==> 03-15: inputs <==
==> flow/design.v <==
`default_nettype none
module spm #(parameter size = 32)(
    input wire              clk, 
    input wire              rst,
    input wire              clr,
    input wire              y,
    input wire [size-1:0]   x,
    output wire             p
);
    wire[size-1:1] pp;
    wire[size-1:0] xy;
    genvar i;
    CSADD csa0 (.clk(clk), .rst(rst), .clr(clr), .x(x[0]&y), .y(pp[1]), .sum(p));
    generate 
        for(i=1; i<size-1; i=i+1) begin
            CSADD csa (.clk(clk), .rst(rst), .clr(clr), .x(x[i]&y), .y(pp[i+1]), .sum(pp[i]));
        end 
    endgenerate
    TCMP tcmp (.clk(clk), .rst(rst), .clr(clr), .a(x[size-1]&y), .s(pp[size-1]));
endmodule
module CSADD(
    input wire  clk, 
    input wire  rst,
    input wire  clr,
    input wire  x, 
    input wire  y,
    output reg  sum
);
    reg sc;
    wire hsum1, hco1;
    assign hsum1 = y ^ sc;
    assign hco1 = y & sc;
    wire hsum2, hco2;
    assign hsum2 = x ^ hsum1;
    assign hco2 = x & hsum1;
    always @(posedge clk or posedge rst) begin
        if (rst) begin
            sum <= 1'b0;
            sc <= 1'b0;
        end
        else if (clr) begin
            sum <= 1'b0;
            sc <= 1'b0;
        end
        else begin
            sum <= hsum2;
            sc <= hco1 ^ hco2;
        end
    end
endmodule
module TCMP (
    input wire  clk, 
    input wire  rst,
    input wire  clr,
    input wire  a, 
    output reg  s
);
    reg z;
    always @(posedge clk or posedge rst) begin
        if (rst) begin
            s <= 1'b0;
            z <= 1'b0;
        end
        else if (clr) begin
            s <= 1'b0;
            z <= 1'b0;
        end
        else begin
            z <= a | z;
            s <= a ^ z;
        end
    end
endmodule
`default_nettype none
module mul32 (
    input wire          clk,
    input wire          rst,
    input wire          start,
    input wire  [31:0]  mc,
    input wire  [31:0]  mp,
    output reg  [63:0]  p,
    output wire         done
);
    wire        pw;
    reg [31:0]  Y;
    reg [7:0]   cnt, ncnt;
    reg [1:0]   state, nstate;
    localparam  IDLE=0, RUNNING=1, DONE=2;
    always @(posedge clk or posedge rst)
        if(rst)
            state  <= IDLE;
        else 
            state <= nstate;
    always @*
        case(state)
            IDLE    :   if(start) nstate = RUNNING; else nstate = IDLE;
            RUNNING :   if(cnt == 64) nstate = DONE; else nstate = RUNNING; 
            DONE    :   if(start) nstate = RUNNING; else nstate = DONE;
            default :   nstate = IDLE;
        endcase
    always @(posedge clk)
        cnt <= ncnt;
    always @*
        case(state)
            IDLE    :   ncnt = 0;
            RUNNING :   ncnt = cnt + 1;
            DONE    :   ncnt = 0;
            default :   ncnt = 0;
        endcase
    always @(posedge clk or posedge rst)
        if(rst)
            Y <= 32'b0;
        else if((start == 1'b1)) 
            Y <= mp;
        else if(state==RUNNING) 
            Y <= (Y >> 1);
    always @(posedge clk) 
        if(start)
            p <= 64'b0;
        else if(state==RUNNING)
            p <= {pw, p[63:1]};
    wire y = (state==RUNNING) ? Y[0] : 1'b0;
    spm #(.size(32)) spm32(
        .clk(clk),
        .rst(rst),
        .clr(start),
        .x(mc),
        .y(y),
        .p(pw)
    );
    assign done = (state == DONE);
endmodule
`default_nettype none
module user_proj_mul32 
(
    input wb_clk_i,
    input wb_rst_i,
    input wbs_stb_i,
    input wbs_cyc_i,
    input wbs_we_i,
    input [3:0] wbs_sel_i,
    input [31:0] wbs_dat_i,
    input [31:0] wbs_adr_i,
    output reg wbs_ack_o,
    output reg [31:0] wbs_dat_o,
    output [2:0] irq
);
    reg start;
    wire done;
    wire sys_clk;
    localparam MC_OFF = 8'h00, MP_OFF = 8'h04, P0_OFF = 8'h08, P1_OFF = 8'h0C;
    reg  [31:0]         MP, MC;
    wire [63:0]         P;
    wire                valid           = wbs_stb_i & wbs_cyc_i;
    wire                we              = wbs_we_i && valid;
    wire                re              = ~wbs_we_i && valid;
    wire [3:0]          byte_wr_en      = wbs_sel_i & {4{we}}; 
    wire                we_mp_reg       = we & (wbs_adr_i[7:0] == MP_OFF);
    wire                we_mc_reg       = we & (wbs_adr_i[7:0] == MC_OFF);
    wire                re_mp_reg       = re & (wbs_adr_i[7:0] == MP_OFF);
    wire                re_mc_reg       = re & (wbs_adr_i[7:0] == MC_OFF);
    wire                re_p0_reg       = re & (wbs_adr_i[7:0] == P0_OFF);
    wire                re_p1_reg       = re & (wbs_adr_i[7:0] == P1_OFF);
    assign sys_clk = wb_clk_i;
    always @(posedge sys_clk or posedge wb_rst_i) begin  
        if(wb_rst_i)
            MC <= 32'h0;
        else if(we_mc_reg)  
            MC <= wbs_dat_i;
    end
    always @(posedge sys_clk or posedge wb_rst_i) begin  
        if(wb_rst_i)
            MP <= 32'h0;
        else if(we_mp_reg) 
            MP <= wbs_dat_i;
    end 
    always @(posedge sys_clk or posedge wb_rst_i) begin  
        if(wb_rst_i)
            wbs_ack_o <= 0;
        else
        begin
            if ((we_mc_reg || we_mp_reg || (re_p0_reg && done) || (re_p1_reg && done)))
            begin
                wbs_ack_o <=1;
            end
            else 
                wbs_ack_o <=0; 
        end
    end
    always@(posedge sys_clk or posedge wb_rst_i) begin
        if(wb_rst_i)
            wbs_dat_o <= 32'hDEADBEEF;
        else
        begin
            if (re_p0_reg)
                wbs_dat_o <= P[31:0];
            else if (re_p1_reg)
                 wbs_dat_o <= P[63:32];
            else if (re_mp_reg)
                 wbs_dat_o <= MP;
            else if (re_mc_reg)
                 wbs_dat_o <= MC;
            else
               wbs_dat_o <= 32'hDEADBEEF; 
        end
    end
    always @(posedge sys_clk) 
        start <= (we_mp_reg && wbs_ack_o) ? 1'b1 : 1'b0;
    assign irq = 3'b000;	 
    mul32 mul (
        .clk(wb_clk_i),
        .rst(wb_rst_i),
        .start(start),
        .mc(MC),
        .mp(MP),
        .p(P),
        .done(done)
    );
endmodule
==> flow/run.sh <==
#!/bin/bash
# the make line also repeats each setting of config.mk as NAME=value (left out here)
make -C /OpenROAD-flow-scripts/flow DESIGN_CONFIG=/design/flow/config.mk WORK_HOME=/design/flow/orfs CLKGATE_MAP_FILE= finish
==> flow/config.mk <==
export PLATFORM = sky130hd
export DESIGN_NAME = user_proj_mul32
export DESIGN_NICKNAME = user_proj_mul32
export VERILOG_FILES = /design/flow/design.v
export SDC_FILE = /design/flow/constraint.sdc
export NUM_CORES = 4
export LEC_CHECK = 0
export CAP_MARGIN = 20
export CELL_PAD_IN_SITES_GLOBAL_PLACEMENT = 1
export CORE_MARGIN = 2
export CORE_UTILIZATION = 58
export CTS_CLUSTER_DIAMETER = 386
export PLACE_DENSITY = 0.58
export SLEW_MARGIN = 20
==> flow/constraint.sdc <==
create_clock -name core_clock -period 2.7 [get_ports {wb_clk_i}]
set_input_delay 0.5400 -clock core_clock [delete_from_list [all_inputs] [get_ports {wb_clk_i}]]
set_output_delay 0.5400 -clock core_clock [all_outputs]
set_load 0.01 [all_outputs]
==> 02-24: changes against 03-15 <==
CORE_ASPECT_RATIO = 1.09   (was default)
CTS_CLUSTER_DIAMETER = 35   (was 386)
PLACE_DENSITY = default   (was 0.58)
SETUP_SLACK_MARGIN = 0.46   (was default)
==> flow/constraint.sdc (replaced) <==
create_clock -name core_clock -period 3.91 [get_ports {wb_clk_i}]
set_input_delay 0.7820 -clock core_clock [delete_from_list [all_inputs] [get_ports {wb_clk_i}]]
set_output_delay 0.7820 -clock core_clock [all_outputs]
set_load 0.01 [all_outputs]
==> 01-11: changes against 03-15 <==
ABC_AREA = 1   (was default)
CELL_PAD_IN_SITES_GLOBAL_PLACEMENT = default   (was 1)
CORE_UTILIZATION = 69   (was 58)
CTS_CLUSTER_DIAMETER = default   (was 386)
PLACE_DENSITY = default   (was 0.58)
==> flow/constraint.sdc (replaced) <==
create_clock -name core_clock -period 5.89 [get_ports {wb_clk_i}]
set_input_delay 1.1780 -clock core_clock [delete_from_list [all_inputs] [get_ports {wb_clk_i}]]
set_output_delay 1.1780 -clock core_clock [all_outputs]
set_load 0.01 [all_outputs]
==> qor summary <==
metric                                                           02-24                    01-11                    03-15
Clock Network Area Fraction                                      10.1%                    7.01%                    7.15%
Run status                                     complete, no violations  complete, no violations  complete, no violations
Cell Area, Synth                                            11,400 um2               11,700 um2               11,400 um2
Area reported by Yosys stat                                 11,400 um2               11,700 um2               11,400 um2
Main power group                                     the clock network         sequential cells         sequential cells
Dpl cells                                                        1,142                    1,562                    1,172
Combinational share of cell area                                 34.4%                    31.8%                    35.1%
Switch share                                                     20.8%                    21.0%                    20.2%
Psw                                                            1.37 mW                   794 uW                  1.66 mW
CLK BUF                                                             49                       34                       48
Number of signal-net buffers in the layout                          95                       87                      107
Count of cells along the worst hold path                             1                        2                        3
Register area share after synthesis                              55.9%                    54.5%                    55.9%
Level count of the clock H-tree                                      2                        1                        1
Power consumed by combinational cells                           156 uW                   107 uW                   229 uW
Cell Int Power                                                 5.21 mW                  2.99 mW                  6.56 mW
Worst-path clk slew                                            0.05 ns                  0.07 ns                  0.06 ns
Routed length on met1                                        10,100 um                11,900 um                10,300 um
Final core occ                                                   71.8%                    81.0%                    70.0%
Largest voltage drop on the vdd net                             435 uV                   233 uV                   534 uV
Hold Path Class                                                reg2reg                  reg2reg                   in2reg
Complex-gate fraction of the synthesized area                    1.93%                    10.5%                    1.93%
Max stage delay on crit path                                   0.92 ns                  0.76 ns                  0.74 ns
Overall routing resource usage                                   22.5%                    31.7%                    22.3%
DR vias/cell                                                      5.51                     5.70                     5.41
Clock net power                                                3.63 mW                  1.82 mW                  3.94 mW

* * *

==> run a: inputs <==
RTL: the design.v shown in full above, as it stands there.
Settings: LEC_CHECK=0, ABC_AREA=1, CAP_MARGIN=20, CORE_MARGIN=2, CORE_UTILIZATION=72, CTS_CLUSTER_SIZE=97, SETUP_SLACK_MARGIN=1.41, SLEW_MARGIN=20; clock period 5.89 ns.
run.sh (not shown) runs the stock make flow with config.mk's settings and CLKGATE_MAP_FILE=.
==> inputs of run b, as changes to run a <==
ABC_AREA = unset   (was 1)
CELL_PAD_IN_SITES_GLOBAL_PLACEMENT = 0   (was unset)
CTS_CLUSTER_DIAMETER = 386   (was unset)
CTS_CLUSTER_SIZE = 15   (was 97)
PLACE_DENSITY_LB_ADDON = 0.01   (was unset)
SETUP_SLACK_MARGIN = 0.72   (was 1.41)
==> flow/constraint.sdc (replaced) <==
create_clock -name core_clock -period 2.5 [get_ports {wb_clk_i}]
set_input_delay 0.5000 -clock core_clock [delete_from_list [all_inputs] [get_ports {wb_clk_i}]]
set_output_delay 0.5000 -clock core_clock [all_outputs]
set_load 0.01 [all_outputs]
==> comparison table <==
Share of the yosys chip area belonging to registers: run a 0.5449; run b 0.5595
Global-route met3 utilization: run a 0.06443; run b 0.05822
Clock skew after layout: run a 0.01001 ns; run b 0.01105 ns
TritonRoute pass-1 iters: run a 6; run b 5
WP data arrival: run a 4.20 ns; run b 2.39 ns
Final hold slack: run a 0.4464 ns; run b 0.3323 ns
Area of the mapped netlist: run a 0.01174 mm²; run b 0.01143 mm²
Combinational Power: run a 0.108 mW; run b 0.268 mW
Die Y: run a 131.7 µm; run b 130.0 µm
Yosys synthesis chip area: run a 0.01174 mm²; run b 0.01143 mm²
Footprint of the multi-input gates: run a 0.004274 mm²; run b 0.004927 mm²
RSZ-0062 raised after global routing: run a false; run b true
Final setup margin: run a 2.131 ns; run b 0.4963 ns
Die width: run a 131.7 µm; run b 130.0 µm
Met1 demand-to-capacity share in global routing: run a 0.4823; run b 0.4432
Depth of the worst register-to-register path: run a 7; run b 5
Fraction of the mapped netlist area in adder cells: run a 0.05605; run b 0.05756
Detailed-route wire length per cell: run a 17.77 µm; run b 23.41 µm
Routed met2 length: run a 13.41 mm; run b 14.48 mm
Relative max-transition margin: run a 0.2406; run b 0.6383
Core utilization at floorplan: run a 0.7391; run b 0.7277
Status: run a timing/DRC/antenna clean; run b timing/DRC/antenna clean
FF+latch area: run a 0.006402 mm²; run b 0.006405 mm²
Cell internal power dissipation: run a 2.827 mW; run b 6.063 mW
DR vias: run a 9,375; run b 7,219
Routed met1 length: run a 11.69 mm; run b 11.18 mm
No activity file was given, so power comes from the tool's default toggle rates.
